==> flow/design.v (excerpt) <==
module apb_top #(parameter ADDRESS=8, parameter DATA =8, parameter LOCATION=64)(
input PCLK,PRESETn,transfer,READ_WRITE,
input [ADDRESS-1:0] apb_write_paddr,apb_read_paddr,
input [DATA-1:0] apb_write_data,
output [DATA-1:0] apb_read_data_out);
wire PWRITE;
wire PREADY;
wire PSEL1;
wire PENABLE;
wire [ADDRESS-1:0] paddr;
wire [DATA-1:0] pwdata,prdata;
master_apb #(.ADDR_WIDTH(ADDRESS),.DATA_WIDTH(DATA)) master(
.PCLK(PCLK),
.PRESETn(PRESETn),
.apb_write_paddr(apb_write_paddr),
.apb_write_data(apb_write_data),
.apb_read_paddr(apb_read_paddr),
.READ_WRITE(READ_WRITE),
.PREADY(PREADY),
.transfer(transfer),
.PRDATA(prdata),
.PWRITE(PWRITE),
.PSEL(PSEL1),
.PENABLE(PENABLE),
.PADDR(paddr),
.PWDATA(pwdata),
.apb_read_data_out(apb_read_data_out));
RAM_slave #(.ADDRESS(ADDRESS),.DATA(DATA), .LOCATION(LOCATION)) slave_dut (
.PWRITE(PWRITE),
.PCLK(PCLK),
.PRESETn(PRESETn),
.PSEL1(PSEL1),
.PENABLE(PENABLE),
.paddr(paddr),
.pwdata(pwdata),
.prdata(prdata),
.PREADY(PREADY)
);
endmodule
clock: 5.0 ns
lec_check: 0
cap_margin: 20
core_margin: 2
core_utilization: 40
place_density: 0.6
slew_margin: 20
run.sh (not shown) runs the stock make flow with config.mk's settings and CLKGATE_MAP_FILE=.
The baseline finished with timing, DRC and antenna clean.
Rerun with:
Settings changed: ABC_AREA set to 1, CORE_UTILIZATION 40 to 72, CTS_CLUSTER_SIZE set to 10, SETUP_SLACK_MARGIN set to 0.2.
Clock period 5.0 ns to 2.5 ns, I/O delays scaled along.
Wire length drops by about 30%.
First-iteration DRC count climbs by about 13%.
Critical path depth climbs by 8.
Power climbs by 90%.
Hold slack gains 0.017 ns.
Sequential power climbs by 100%.
Design area climbs by about 9%.
Final cell count climbs by 11%.
Synthesized area climbs by 8.4%.
Count of clock-buffer cells in the layout drops by 6.
Die size drops by about 40%.
Rerun with:
Settings changed: ABC_AREA 1 to 0, CTS_CLUSTER_DIAMETER set to 233, CTS_CLUSTER_SIZE 10 to 27, HOLD_SLACK_MARGIN set to 0.24, PLACE_DENSITY 0.6 to 0.35, SETUP_SLACK_MARGIN 0.2 to 0.72, TNS_END_PERCENT set to 100.
The changed run stopped in global routing (5_1_grt); area after synthesis went down by 7.7%; die size went down by 7.6%; synthesized cell count went down by 20%.
Rerun with:
Settings changed: ABC_AREA 0 to unset, CORE_UTILIZATION 72 to 64, CTS_CLUSTER_DIAMETER 233 to unset, CTS_CLUSTER_SIZE 27 to unset, HOLD_SLACK_MARGIN 0.24 to unset, PLACE_DENSITY 0.35 to unset, SETUP_SLACK_MARGIN 0.72 to unset, TNS_END_PERCENT 100 to unset.
With this change the flow completed and failed the layout checks on negative setup slack. Synthesized cell count stays the same. Area after synthesis does not change. Die size went up by 12%.

---

try-onyx:
Starting RTL as in the previous note.
clock: 2.52 ns
lec_check: 0
abc_area: 1
cap_margin: 20
core_margin: 2
core_utilization: 70
cts_cluster_size: 100
hold_slack_margin: 0.24
place_density: 0.35
setup_slack_margin: 0.42
slew_margin: 20
tns_end_percent: 95
diff inputs: try-onyx => try-umber
-- flow/config.mk --
<<< try-onyx, line 11
export CORE_UTILIZATION = 70
export CTS_CLUSTER_SIZE = 100
export HOLD_SLACK_MARGIN = 0.24
export PLACE_DENSITY = 0.35
export SETUP_SLACK_MARGIN = 0.42
export SLEW_MARGIN = 20
export TNS_END_PERCENT = 95
>>> try-umber, line 11
export CORE_UTILIZATION = 70
export CTS_CLUSTER_DIAMETER = 28
export PLACE_DENSITY = 0.6
export SETUP_SLACK_MARGIN = 0.65
export SLEW_MARGIN = 20
==> flow/constraint.sdc <==
create_clock -name core_clock -period 2.5 [get_ports {PCLK}]
set_input_delay 0.5000 -clock core_clock [delete_from_list [all_inputs] [get_ports {PCLK}]]
set_output_delay 0.5000 -clock core_clock [all_outputs]
set_load 0.01 [all_outputs]
[summary]
- try-umber never completed; the flow aborted with a tool error in global routing (5_1_grt).
- Number of instances in the synthesized netlist: try-onyx vs try-umber identical
- try-umber: number of gates given a new drive strength after cts is 51% higher than what try-onyx reported.
- Weighted congestion at the end of routability-driven global placement ends up higher on try-onyx.
- | post-synthesis cell count from yosys | try-umber vs try-onyx | ≈ equal |
- try-onyx → try-umber: yosys synthesis chip area held, post-detailed-placement half-perimeter wirelength has decreased.
- Sort try-onyx and try-umber by maximum level of the CTS H-tree, ascending, and try-onyx comes first.
- Higher instance count after placement with tap cells included was reported by try-onyx, not try-umber.
Changes in try-xenon relative to try-umber:
==> flow/config.mk <==
export PLATFORM = sky130hd
export DESIGN_NAME = apb_top
export DESIGN_NICKNAME = apb_top
export VERILOG_FILES = /design/flow/design.v
export SDC_FILE = /design/flow/constraint.sdc
export NUM_CORES = 4
export LEC_CHECK = 0
export CAP_MARGIN = 20
export CORE_MARGIN = 2
export CORE_UTILIZATION = 42
export PLACE_DENSITY = 0.6
export SLEW_MARGIN = 20
==> flow/constraint.sdc <==
create_clock -name core_clock -period 4.5 [get_ports {PCLK}]
set_input_delay 0.9000 -clock core_clock [delete_from_list [all_inputs] [get_ports {PCLK}]]
set_output_delay 0.9000 -clock core_clock [all_outputs]
set_load 0.01 [all_outputs]
==> results <==
Seen in the log of try-umber: GRT-0232 during global routing (5_1_grt), after which the run never completed. try-xenon closes out successfully: all stages finished, all timing, DRC and antenna checks passed. Buffer count from post-CTS setup fixing: try-xenon vs try-umber down 52. try-xenon vs try-umber: number of different library cells in the post-synthesis netlist up. Number of H-tree branching levels in try-xenon is 1 lower than in try-umber.
#### Input delta (try-harbor over try-xenon)
-- flow/config.mk --
<<< try-xenon, line 9
export CORE_MARGIN = 2
export CORE_UTILIZATION = 42
export PLACE_DENSITY = 0.6
>>> try-harbor, line 9
export CORE_MARGIN = 2
export CORE_UTILIZATION = 12
export PLACE_DENSITY = 0.6
==> flow/constraint.sdc <==
create_clock -name core_clock -period 5.64 [get_ports {PCLK}]
set_input_delay 1.1280 -clock core_clock [delete_from_list [all_inputs] [get_ports {PCLK}]]
set_output_delay 1.1280 -clock core_clock [all_outputs]
set_load 0.01 [all_outputs]
## What came out
Looking at the reports, try-harbor completed the entire flow and the layout it produced met the timing, design-rule and antenna checks.
[compare] base=try-xenon new=try-harbor: design area climbed 0.0014 mm²; final worst-path cycle share dropped 7.7 points; amount of wire on met2 after detailed routing dropped 780 µm; overall power after layout dropped about 20%.
Of try-xenon and try-harbor, the run reporting the higher multi-input logic portion of the cell area was try-xenon.

---

== run A ==
Starting RTL as in the previous note.
==> flow/config.mk <==
export PLATFORM = sky130hd
export DESIGN_NAME = apb_top
export DESIGN_NICKNAME = apb_top
export VERILOG_FILES = /design/flow/design.v
export SDC_FILE = /design/flow/constraint.sdc
export NUM_CORES = 4
export LEC_CHECK = 0
export ABC_AREA = 1
export CAP_MARGIN = 20
export CORE_ASPECT_RATIO = 0.91
export CORE_MARGIN = 2
export CORE_UTILIZATION = 72
export CTS_CLUSTER_DIAMETER = 396
export CTS_CLUSTER_SIZE = 10
export HOLD_SLACK_MARGIN = 0.29
export PLACE_DENSITY = 0.37
export SLEW_MARGIN = 20
export TNS_END_PERCENT = 5
==> flow/constraint.sdc <==
create_clock -name core_clock -period 1.82 [get_ports {PCLK}]
set_input_delay 0.3640 -clock core_clock [delete_from_list [all_inputs] [get_ports {PCLK}]]
set_output_delay 0.3640 -clock core_clock [all_outputs]
set_load 0.01 [all_outputs]
Run A finished all stages; however, its layout fails the closing checks, the failures being setup timing.
### run A -> run B
Settings: HOLD_SLACK_MARGIN removed (was 0.29); SETUP_SLACK_MARGIN newly set to 0.65; CORE_ASPECT_RATIO removed (was 0.91); CTS_CLUSTER_DIAMETER removed (was 396); PLACE_DENSITY changed from 0.37 to 0.6; TNS_END_PERCENT removed (was 5); CORE_UTILIZATION changed from 72 to 68; CTS_CLUSTER_SIZE removed (was 10); the clock period (ns, I/O delays scaled along) changed from 1.82 to 2.5.
Of run B and run A, it is run B that has the higher reg2reg setup slack. A class of the worst hold path of in2async is what run A shows, while in2reg belongs to run B. No stage failed in run B, and the final checks on the layout all came back clean. Run B -> run A: share of cell area taken by multi-input logic gates flat. The lower routed wire length on met3 of run A and run B is in run B. Compared run B vs run A, and height of the chip is up in run B.
Setup changes, run B to run C
Settings: CORE_UTILIZATION changed from 68 to 40; ABC_AREA removed (was 1); SETUP_SLACK_MARGIN removed (was 0.65); the clock period (ns, I/O delays scaled along) changed from 2.5 to 4.5.
==> comparison <==
In run C, the maximum single-stage delay on the critical path came out 0.51 ns above the value in run B.
From run B to run C the numbers moved as follows: horizontal die dimension rose by 25%; routed wire length rose by about 30%.
Run B -> run C: number of clock buffers in the layout increased by a few percent
On run C: net switching fraction of the power is 0.64 points higher than what run B gave.
Comparing synthesized-area fraction occupied by and/or/nand/nor cells for run B and run C, the bigger number came from run B.
Initial detailed-routing violation count, run B and run C: larger value in run B
Compared run C against run B; sequential cell area within noise.
Chip area (higher): run C
Edits applied to the flow inputs when going from run C to run D:
Settings: setting GPL_ROUTABILITY_DRIVEN to 1 for the first time; setting ABC_AREA to 0 for the first time; setting CORE_ASPECT_RATIO to 0.64 for the first time; setting GPL_TIMING_DRIVEN to 0 for the first time; changing the clock period (ns, I/O delays scaled along) from 4.5 to 5.0.
Findings:
Looking at layer with the highest usage, the met1 result is from run D; the met2 one comes from run C. Higher portion of total power attributed to combinational logic among run D and run C: run D. Run D finished every stage; the final checks, however, were not passed, the failures being setup timing. Summary of run D over run C: worst hold slack rose 0.047 ns; proportion of power drawn by the clock network rose 2.3 points; required time at the worst-slack endpoint rose 0.49 ns; final design instance area without fill fell 0.45%.
Edits applied to the flow inputs when going from run D to run E:
Settings: removing GPL_ROUTABILITY_DRIVEN (formerly 1); setting SETUP_SLACK_MARGIN to -0.21 for the first time; changing CORE_UTILIZATION from 40 to 58; removing ABC_AREA (formerly 0); removing GPL_TIMING_DRIVEN (formerly 0); removing CORE_ASPECT_RATIO (formerly 0.64); removing PLACE_DENSITY (formerly 0.6); changing the clock period (ns, I/O delays scaled along) from 5.0 to 2.5.
### Flow results
Complete run, failing final checks: run E, reason setup timing.
Per the comparison of run E with run D, share of the core filled with cells in the final layout moved up, clock share of power moved down.
The average routed wire per standard cell number comes out higher for run D vs run E.
Of the two values seen for most used routing layer in global routing, met1 was produced by run D and met2 by run E.
[compare] base=run D new=run E: overall fraction of global-route tracks in use now sits higher; count of non-CTS buffers in the layout +about 120%; first-pass GRT wire length saw a decrease; final instance area increased about 12%.
Going from run D to run E, switching component of the power picked up an extra 85%; worst reg-to-reg path cell count picked up an extra 3; cell count picked up an extra 30; die size lost about 30%.

---

The RTL this note starts from:
==> flow/design.v <==
module master_apb #(parameter ADDR_WIDTH=8, parameter DATA_WIDTH =8, parameter STATE=2 )(
input PCLK,
input PRESETn,
input [ADDR_WIDTH-1:0] apb_write_paddr,
input [DATA_WIDTH-1:0] apb_write_data,
input [ADDR_WIDTH-1:0] apb_read_paddr,
input READ_WRITE,
input PREADY,
input transfer,
input [DATA_WIDTH-1:0] PRDATA,
output PWRITE,
output reg PSEL,
output reg PENABLE,
output [ADDR_WIDTH-1:0] PADDR,
output reg[DATA_WIDTH-1:0] PWDATA,
output reg [DATA_WIDTH-1:0] apb_read_data_out
);
parameter IDLE=2'b00;
parameter SETUP=2'b01;
parameter ACCESS=2'b11;
reg [STATE-1:0] current_state,next_state;
wire [DATA_WIDTH-1:0] temp_read;
always @(posedge PCLK or negedge PRESETn)
begin
if(!PRESETn)
current_state<=IDLE;
else
current_state<=next_state;
end
always @(*)
begin
case (current_state)
IDLE: 
begin
if(transfer==1'b1)
next_state=SETUP;
else
next_state=IDLE;
end
SETUP:
begin
next_state=ACCESS;
end
ACCESS:
begin
if(PREADY==1'b1&&transfer==1'b1)
next_state=SETUP;
else if(PREADY==1'b1&&transfer==1'b0)
next_state=IDLE;
else
next_state=ACCESS;
end
default:
next_state=IDLE;
endcase
end
always@(*)
begin
PWDATA='b0;
case(current_state)
IDLE:
begin
PSEL=1'b0;
PENABLE=1'b0;
end
SETUP:
begin
PSEL=1'b1;
PENABLE=1'b0;
PWDATA=apb_write_data;
end
ACCESS:
begin
PSEL=1'b1;
PENABLE=1'b1;
PWDATA=apb_write_data;
end
default:
begin
PSEL=1'b0;
PENABLE=1'b0;
end
endcase
end
always @(posedge PCLK or negedge PRESETn)
begin
if(!PRESETn)
apb_read_data_out<='b0;
else if (current_state==ACCESS && PWRITE==1'b0)
apb_read_data_out<=PRDATA;
end
assign PWRITE=READ_WRITE;
assign PADDR= READ_WRITE?apb_write_paddr:apb_read_paddr;
endmodule
module RAM_slave #(parameter ADDRESS=8, parameter DATA=8, parameter LOCATION=64, parameter STATES=3)(
input PWRITE,PCLK,PRESETn,
input PSEL1,
input PENABLE,
input [ADDRESS-1:0] paddr,
input [DATA-1:0] pwdata,
output reg [DATA-1:0] prdata,
output reg PREADY
);
parameter IDLE=2'b00;
parameter TRANSFER=2'b01;
parameter WRITE=2'b11;
parameter READ=2'b10;
localparam AW=$clog2(LOCATION);
reg [STATES-1:0] current_state,next_state;
reg [DATA-1:0] memory [0:LOCATION-1];
integer i;
always @(posedge PCLK or negedge PRESETn )
begin
if(!PRESETn)
current_state<=IDLE;
else
current_state<=next_state;
end
always @(*)
begin
case (current_state)
IDLE: 
if(PSEL1==1'b1)
next_state=TRANSFER;
else 
next_state=IDLE;
TRANSFER:
next_state=IDLE;
default:
next_state=IDLE;
endcase
end
always @(*)
if(!PRESETn)
begin
prdata='b0;
PREADY=1'b0;
end
else
begin
    case(current_state)
    IDLE:
    begin
        prdata='b0;
        PREADY=1'b0;
    end
    TRANSFER:
    begin
        PREADY=1'b1;
	if(PWRITE==1'b0)
	if(paddr<LOCATION)
	prdata=memory[paddr[AW-1:0]];
	else
	prdata='b0;	
        else
	 prdata='b0;
    end
default:
begin
prdata='b0;
        PREADY=1'b0;
end
    endcase
end
always @(posedge PCLK or negedge PRESETn)
begin
if(!PRESETn)
begin
    for(i=0;i<LOCATION;i=i+1)
    memory[i]<='b0;
end
else if(current_state==TRANSFER&&PWRITE==1'b1&&paddr<LOCATION)
memory[paddr[AW-1:0]]<=pwdata;
end
endmodule
module apb_top #(parameter ADDRESS=8, parameter DATA =8, parameter LOCATION=64)(
input PCLK,PRESETn,transfer,READ_WRITE,
input [ADDRESS-1:0] apb_write_paddr,apb_read_paddr,
input [DATA-1:0] apb_write_data,
output [DATA-1:0] apb_read_data_out);
wire PWRITE;
wire PREADY;
wire PSEL1;
wire PENABLE;
wire [ADDRESS-1:0] paddr;
wire [DATA-1:0] pwdata,prdata;
master_apb #(.ADDR_WIDTH(ADDRESS),.DATA_WIDTH(DATA)) master(
.PCLK(PCLK),
.PRESETn(PRESETn),
.apb_write_paddr(apb_write_paddr),
.apb_write_data(apb_write_data),
.apb_read_paddr(apb_read_paddr),
.READ_WRITE(READ_WRITE),
.PREADY(PREADY),
.transfer(transfer),
.PRDATA(prdata),
.PWRITE(PWRITE),
.PSEL(PSEL1),
.PENABLE(PENABLE),
.PADDR(paddr),
.PWDATA(pwdata),
.apb_read_data_out(apb_read_data_out));
RAM_slave #(.ADDRESS(ADDRESS),.DATA(DATA), .LOCATION(LOCATION)) slave_dut (
.PWRITE(PWRITE),
.PCLK(PCLK),
.PRESETn(PRESETn),
.PSEL1(PSEL1),
.PENABLE(PENABLE),
.paddr(paddr),
.pwdata(pwdata),
.prdata(prdata),
.PREADY(PREADY)
);
endmodule
==> flow/config.mk <==
export PLATFORM = sky130hd
export DESIGN_NAME = apb_top
export DESIGN_NICKNAME = apb_top
export VERILOG_FILES = /design/flow/design.v
export SDC_FILE = /design/flow/constraint.sdc
export NUM_CORES = 4
export LEC_CHECK = 0
export ABC_AREA = 1
export CAP_MARGIN = 30
export CELL_PAD_IN_SITES_DETAIL_PLACEMENT = 2
export CELL_PAD_IN_SITES_GLOBAL_PLACEMENT = 3
export CORE_ASPECT_RATIO = 1.09
export CORE_MARGIN = 2
export CORE_UTILIZATION = 23
export CTS_CLUSTER_SIZE = 27
export GPL_ROUTABILITY_DRIVEN = 1
export GPL_TIMING_DRIVEN = 1
export HOLD_SLACK_MARGIN = 0.24
export MIN_ROUTING_LAYER = met1
export SETUP_SLACK_MARGIN = 0.93
export SLEW_MARGIN = 40
export TNS_END_PERCENT = 35
==> flow/constraint.sdc <==
create_clock -name core_clock -period 5.65 [get_ports {PCLK}]
set_input_delay 1.1300 -clock core_clock [delete_from_list [all_inputs] [get_ports {PCLK}]]
set_output_delay 1.1300 -clock core_clock [all_outputs]
set_load 0.01 [all_outputs]
The first run produced a clean layout.
Then changed:
Settings changed: ABC_AREA 1 to default, CAP_MARGIN 30 to 20, CELL_PAD_IN_SITES_DETAIL_PLACEMENT 2 to default, CELL_PAD_IN_SITES_GLOBAL_PLACEMENT 3 to default, CORE_ASPECT_RATIO 1.09 to default, CORE_UTILIZATION 23 to 72, GPL_ROUTABILITY_DRIVEN 1 to default, GPL_TIMING_DRIVEN 1 to default, HOLD_SLACK_MARGIN 0.24 to -0.08, MIN_ROUTING_LAYER met1 to default, SETUP_SLACK_MARGIN 0.93 to -0.09, SLEW_MARGIN 40 to 20.
Clock period 5.65 ns to 1.67 ns, I/O delays scaled along.
Outcome: With this change the flow failed in clock tree synthesis (4_1_cts) on DPL-0033. Die size goes down by 70%. Synthesized area shrinks by 7.7%. Synthesized cell count shrinks by 20%.
Then changed:
Settings changed: ABC_AREA from default to 1, CTS_CLUSTER_SIZE 27 to 10, HOLD_SLACK_MARGIN -0.08 to default, PLACE_DENSITY from default to 0.36, SETUP_SLACK_MARGIN -0.09 to 0.37, TNS_END_PERCENT 35 to default.
Clock period 1.67 ns to 2.5 ns, I/O delays scaled along.
Now the flow completed without violations.
Die area rose by 8.2%.
Synthesized cell count rose by 26%.
Area after synthesis rose by 8.4%.
Then changed:
Settings changed: CAP_MARGIN 20 to 35, CORE_UTILIZATION 72 to 68, CTS_CLUSTER_DIAMETER from default to 383, CTS_CLUSTER_SIZE 10 to 18, PLACE_DENSITY 0.36 to default, SETUP_SLACK_MARGIN 0.37 to 0.66.
Effect:
- This time the run aborted during global routing (5_1_grt) on ODB-0269
- die area grows by a few percent
- area after synthesis is unchanged
- synthesized cell count is unchanged
Power figures rest on the tool's default switching activity, not on a simulated workload.
